==> flow/design.v (excerpt) <==
module axi_gpio #(
    parameter int N_GPIOS = 32,
    parameter int AXI_ADDR_WIDTH = 12,
    parameter int AXI_DATA_WIDTH = 32
)(
   input aclk,
   input aresetn, 
   input  logic [N_GPIOS-1:0] gpio_in_raw ,
   output logic [N_GPIOS-1:0] gpio_out,
   output logic irq,  
   output logic arready,
   input logic [AXI_ADDR_WIDTH-1:0] araddr,
   input logic arvalid,
   output logic [AXI_DATA_WIDTH-1:0] rdata,
   output logic [1:0] rresp,
   output logic rvalid,
   input logic rready,
   input logic wvalid,
   output logic wready,
   input logic [AXI_DATA_WIDTH-1:0] wdata,
   input logic [AXI_DATA_WIDTH/8-1:0] wstrb,
   input logic bready,
   output logic bvalid,
   output logic [1:0] bresp,
   output logic awready,
   input logic [AXI_ADDR_WIDTH-1:0] awaddr,
   input logic awvalid
);
Settings: LEC_CHECK=0, ABC_AREA=1, CAP_MARGIN=20, CORE_MARGIN=2, CORE_UTILIZATION=72, PLACE_DENSITY_LB_ADDON=0.13, SLEW_MARGIN=20; clock period 2.56 ns.
run.sh (not shown) runs the stock make flow with config.mk's settings and CLKGATE_MAP_FILE=.
The baseline finished but fails on setup timing.
Edit:
- ABC_AREA: 1 -> unset
- CORE_UTILIZATION: 72 -> 60
- PLACE_DENSITY_LB_ADDON: 0.13 -> unset
- clock period: 2.56 -> 2.2 ns (I/O delays scaled with it)
What happened:
- The new run reached the layout checks and failed them: setup timing
- worst setup slack gets worse by 0.36 ns
- routed wire length is higher by 8.5%
- power is higher by 12%

* * *

Starting RTL as in the previous note.
make LEC_CHECK=0 CAP_MARGIN=20 CORE_MARGIN=2 CORE_UTILIZATION=43 SLEW_MARGIN=20 finish   # period 3.82 ns
Edit:
CAP_MARGIN = 15   (was 20)
CORE_UTILIZATION = 68   (was 43)
CTS_CLUSTER_SIZE = 21   (was unset)
SETUP_SLACK_MARGIN = 0.55   (was unset)
TNS_END_PERCENT = 5   (was unset)
clock period = 2.12 ns   (was 3.82 ns; I/O delays follow)
This time the run produced a layout that fails on setup timing.
Synthesized cell count stays the same.
Wire length came out higher by 28%.
Area after synthesis stays the same.
Critical path depth is unchanged.
First-iteration DRC count increases by about 120%.
Setup slack is worse by 0.75 ns.
Edit:
CAP_MARGIN = 20   (was 15)
CORE_UTILIZATION = 40   (was 68)
CTS_CLUSTER_SIZE = unset   (was 21)
SETUP_SLACK_MARGIN = unset   (was 0.55)
TNS_END_PERCENT = unset   (was 5)
clock period = 3.82 ns   (was 2.12 ns; I/O delays follow)
The new run completed with no timing, DRC or antenna violations.
Global-route usage fell by 22 points.
Clock skew hardly moves.
Worst setup slack improves by 0.77 ns.

* * *

lane 5:
axi_gpio again, from the RTL that the note above started with.
clock: 4.1 ns
lec_check: 0
cap_margin: 20
core_margin: 2
core_utilization: 64
cts_cluster_size: 57
slew_margin: 20
Every stage of the flow completed for lane 5, and the final layout passed the timing, design-rule and antenna checks.
The following lists how lane 2 was set up differently from lane 5:
- swapping 64 for 68 in CORE_UTILIZATION
- swapping 20 for 15 in CAP_MARGIN
- putting SETUP_SLACK_MARGIN at -0.2 where nothing was set
- swapping 57 for 21 in CTS_CLUSTER_SIZE
- swapping 4.1 for 2.12 in the clock period (ns, I/O delays scaled along)
## What came out
- Layout checks on lane 2: not met. Flow itself completed; violations: negative setup slack.
- Relative to lane 5, hold slack has decreased by 0.0079 ns in lane 2.
- Compared lane 2 vs lane 5, and power after layout is up in lane 2.
- Number of non-clock buffers (higher): lane 2
- Of lane 2 and lane 5, it is lane 2 that has the higher post-route clock period utilization.
- A cell with the largest stage delay on the worst path of or4_4 is what lane 2 shows, while or4_1 belongs to lane 5.
- In the tables for lane 2 and lane 5, share of cell area taken by flip-flops and latches reads lower with lane 2.
- Cell area of lane 2 exceeds that of lane 5 by more than 10%.
- Of lane 2 and lane 5, the run reporting the higher synthesis-to-finish area growth was lane 2.

* * *

Starting RTL as in the previous note.
// axi_gpio
module axi_gpio #(
    parameter int N_GPIOS = 32,
    parameter int AXI_ADDR_WIDTH = 12,
    parameter int AXI_DATA_WIDTH = 32
)(
   input aclk,
   input aresetn, 
   input  logic [N_GPIOS-1:0] gpio_in_raw ,
   output logic [N_GPIOS-1:0] gpio_out,
   output logic irq,  
   output logic arready,
   input logic [AXI_ADDR_WIDTH-1:0] araddr,
   input logic arvalid,
   output logic [AXI_DATA_WIDTH-1:0] rdata,
   output logic [1:0] rresp,
   output logic rvalid,
   input logic rready,
   input logic wvalid,
   output logic wready,
   input logic [AXI_DATA_WIDTH-1:0] wdata,
   input logic [AXI_DATA_WIDTH/8-1:0] wstrb,
   input logic bready,
   output logic bvalid,
   output logic [1:0] bresp,
   output logic awready,
   input logic [AXI_ADDR_WIDTH-1:0] awaddr,
   input logic awvalid
);
Settings: LEC_CHECK=0, CAP_MARGIN=40, CELL_PAD_IN_SITES_DETAIL_PLACEMENT=1, CELL_PAD_IN_SITES_GLOBAL_PLACEMENT=1, CORE_MARGIN=7, CORE_UTILIZATION=40, GPL_TIMING_DRIVEN=1, MIN_ROUTING_LAYER=met2, SLEW_MARGIN=0, TNS_END_PERCENT=85; clock period 5.0 ns.
Change:
==> flow/config.mk (replaced) <==
export PLATFORM = sky130hd
export DESIGN_NAME = axi_gpio
export DESIGN_NICKNAME = axi_gpio
export VERILOG_FILES = /design/flow/design.v
export SDC_FILE = /design/flow/constraint.sdc
export NUM_CORES = 4
export LEC_CHECK = 0
export CAP_MARGIN = 20
export CORE_MARGIN = 2
export CORE_UTILIZATION = 71
export CTS_CLUSTER_SIZE = 33
export SLEW_MARGIN = 20
==> flow/constraint.sdc (replaced) <==
create_clock -name core_clock -period 2.38 [get_ports {aclk}]
set_input_delay 0.4760 -clock core_clock [delete_from_list [all_inputs] [get_ports {aclk}]]
set_output_delay 0.4760 -clock core_clock [all_outputs]
set_load 0.01 [all_outputs]
After rerunning:
- With this change the flow finished but fails on negative setup slack
- worst hold slack got worse by 0.067 ns
- final cell count goes down by a few percent
- wire length grows slightly
- combinational power grows to 2.6 times its value
- clock skew hardly moves
- power climbs by well over a third
- die size falls by well over a third
- worst setup slack is worse by 1.1 ns
- synthesized area is unchanged
- sequential share of layout area drops by 3.0 points
- count of clock-buffer cells in the layout drops by 18
Change:
--- a/flow/config.mk
+++ b/flow/config.mk
@@ -8,5 +8,5 @@
 export CAP_MARGIN = 20
 export CORE_MARGIN = 2
-export CORE_UTILIZATION = 71
-export CTS_CLUSTER_SIZE = 33
+export CORE_UTILIZATION = 70
+export CTS_CLUSTER_SIZE = 24
 export SLEW_MARGIN = 20
==> flow/constraint.sdc (replaced) <==
create_clock -name core_clock -period 4.09 [get_ports {aclk}]
set_input_delay 0.8180 -clock core_clock [delete_from_list [all_inputs] [get_ports {aclk}]]
set_output_delay 0.8180 -clock core_clock [all_outputs]
set_load 0.01 [all_outputs]
After rerunning: The changed run went through all stages and came out clean; critical path depth falls by 6; power falls by 45%; die area rises by 1.4%; worst setup slack gains 0.70 ns; count of clock-buffer cells in the layout falls by 3; first-iteration DRC count falls by about 21%.
Change:
--- a/flow/config.mk
+++ b/flow/config.mk
@@ -9,4 +9,4 @@
 export CORE_MARGIN = 2
 export CORE_UTILIZATION = 70
-export CTS_CLUSTER_SIZE = 24
+export CTS_CLUSTER_SIZE = 15
 export SLEW_MARGIN = 20
==> flow/constraint.sdc (replaced) <==
create_clock -name core_clock -period 2.57 [get_ports {aclk}]
set_input_delay 0.5140 -clock core_clock [delete_from_list [all_inputs] [get_ports {aclk}]]
set_output_delay 0.5140 -clock core_clock [all_outputs]
set_load 0.01 [all_outputs]
Effect: The changed run completed and failed the layout checks on negative setup slack. Power went up by 61%. Worst hold slack is better by 0.092 ns. Setup slack degrades by 0.51 ns. Via count is higher by 2.5%.

* * *

axi_gpio again, from the RTL that the note above started with.
// axi_gpio
module axi_gpio #(
    parameter int N_GPIOS = 32,
    parameter int AXI_ADDR_WIDTH = 12,
    parameter int AXI_DATA_WIDTH = 32
)(
   input aclk,
   input aresetn, 
   input  logic [N_GPIOS-1:0] gpio_in_raw ,
   output logic [N_GPIOS-1:0] gpio_out,
   output logic irq,  
   output logic arready,
   input logic [AXI_ADDR_WIDTH-1:0] araddr,
   input logic arvalid,
   output logic [AXI_DATA_WIDTH-1:0] rdata,
   output logic [1:0] rresp,
   output logic rvalid,
   input logic rready,
   input logic wvalid,
   output logic wready,
   input logic [AXI_DATA_WIDTH-1:0] wdata,
   input logic [AXI_DATA_WIDTH/8-1:0] wstrb,
   input logic bready,
   output logic bvalid,
   output logic [1:0] bresp,
   output logic awready,
   input logic [AXI_ADDR_WIDTH-1:0] awaddr,
   input logic awvalid
);
  localparam logic [31:0] VERSION = 32'h0001_0000;
  localparam int WORD_IDX_W = (AXI_ADDR_WIDTH >= 2) ? (AXI_ADDR_WIDTH-2) : 1;
  localparam logic [WORD_IDX_W-1:0] VERSION_WORD = 'h0B;  
  localparam logic [WORD_IDX_W-1:0] SCRATCH_WORD = 'h0C;  
  localparam logic [WORD_IDX_W-1:0] DIR_WORD       = 'h000;  
  localparam logic [WORD_IDX_W-1:0] OUT_WORD       = 'h001;  
  localparam logic [WORD_IDX_W-1:0] OUT_SET_WORD   = 'h002;  
  localparam logic [WORD_IDX_W-1:0] OUT_CLR_WORD   = 'h003;  
  localparam logic [WORD_IDX_W-1:0] IN_WORD        = 'h004;  
  localparam logic [WORD_IDX_W-1:0] IRQ_MASK_WORD  = 'h005;  
  localparam logic [WORD_IDX_W-1:0] IRQ_STATUS_WORD= 'h006;  
  localparam logic [WORD_IDX_W-1:0] IRQ_CLEAR_WORD = 'h007;  
  localparam logic [WORD_IDX_W-1:0] EDGE_EN_WORD   = 'h008;  
  localparam logic [WORD_IDX_W-1:0] EDGE_POL_WORD  = 'h009;  
  localparam logic [WORD_IDX_W-1:0] LVL_POL_WORD   = 'h00A;  
  localparam logic [WORD_IDX_W-1:0] DEBOUNCE_WORD  = 'h00D;  
  logic [AXI_DATA_WIDTH-1:0] scratch_q;  
  ...
Settings: LEC_CHECK=0, ABC_AREA=0, CAP_MARGIN=10, CELL_PAD_IN_SITES_DETAIL_PLACEMENT=2, CORE_MARGIN=3, CORE_UTILIZATION=48, CTS_CLUSTER_DIAMETER=183, CTS_CLUSTER_SIZE=54, GPL_ROUTABILITY_DRIVEN=0, GPL_TIMING_DRIVEN=1, HOLD_SLACK_MARGIN=0.15, MIN_ROUTING_LAYER=met2, PLACE_DENSITY=0.91, SETUP_SLACK_MARGIN=0.19, SLEW_MARGIN=5, TNS_END_PERCENT=55; clock period 2.56 ns.
The starting point aborted during clock tree synthesis.
Edit:
==> flow/config.mk (replaced) <==
export PLATFORM = sky130hd
export DESIGN_NAME = axi_gpio
export DESIGN_NICKNAME = axi_gpio
export VERILOG_FILES = /design/flow/design.v
export SDC_FILE = /design/flow/constraint.sdc
export NUM_CORES = 4
export LEC_CHECK = 0
export CAP_MARGIN = 20
export CORE_MARGIN = 2
export CORE_UTILIZATION = 57
export SETUP_SLACK_MARGIN = 1.0
export SLEW_MARGIN = 20
==> flow/constraint.sdc (replaced) <==
create_clock -name core_clock -period 3.75 [get_ports {aclk}]
set_input_delay 0.7500 -clock core_clock [delete_from_list [all_inputs] [get_ports {aclk}]]
set_output_delay 0.7500 -clock core_clock [all_outputs]
set_load 0.01 [all_outputs]
The changed run ran to the end with no violations; die size falls by 17%; synthesized area is unchanged; synthesized cell count does not change.
Edit:
--- a/flow/config.mk
+++ b/flow/config.mk
@@ -10,2 +10,4 @@
-export CORE_UTILIZATION = 57
-export SETUP_SLACK_MARGIN = 1.0
+export CORE_UTILIZATION = 71
+export CTS_CLUSTER_SIZE = 33
+export HOLD_SLACK_MARGIN = -0.1
+export PLACE_DENSITY = 0.37
==> flow/constraint.sdc (replaced) <==
create_clock -name core_clock -period 2.25 [get_ports {aclk}]
set_input_delay 0.4500 -clock core_clock [delete_from_list [all_inputs] [get_ports {aclk}]]
set_output_delay 0.4500 -clock core_clock [all_outputs]
set_load 0.01 [all_outputs]
Result: With this change the flow did not get past global routing on GRT-0232. Synthesized area does not change. Die size is lower by about a fifth. Synthesized cell count stays the same.
Power figures rest on the tool's default switching activity, not on a simulated workload.
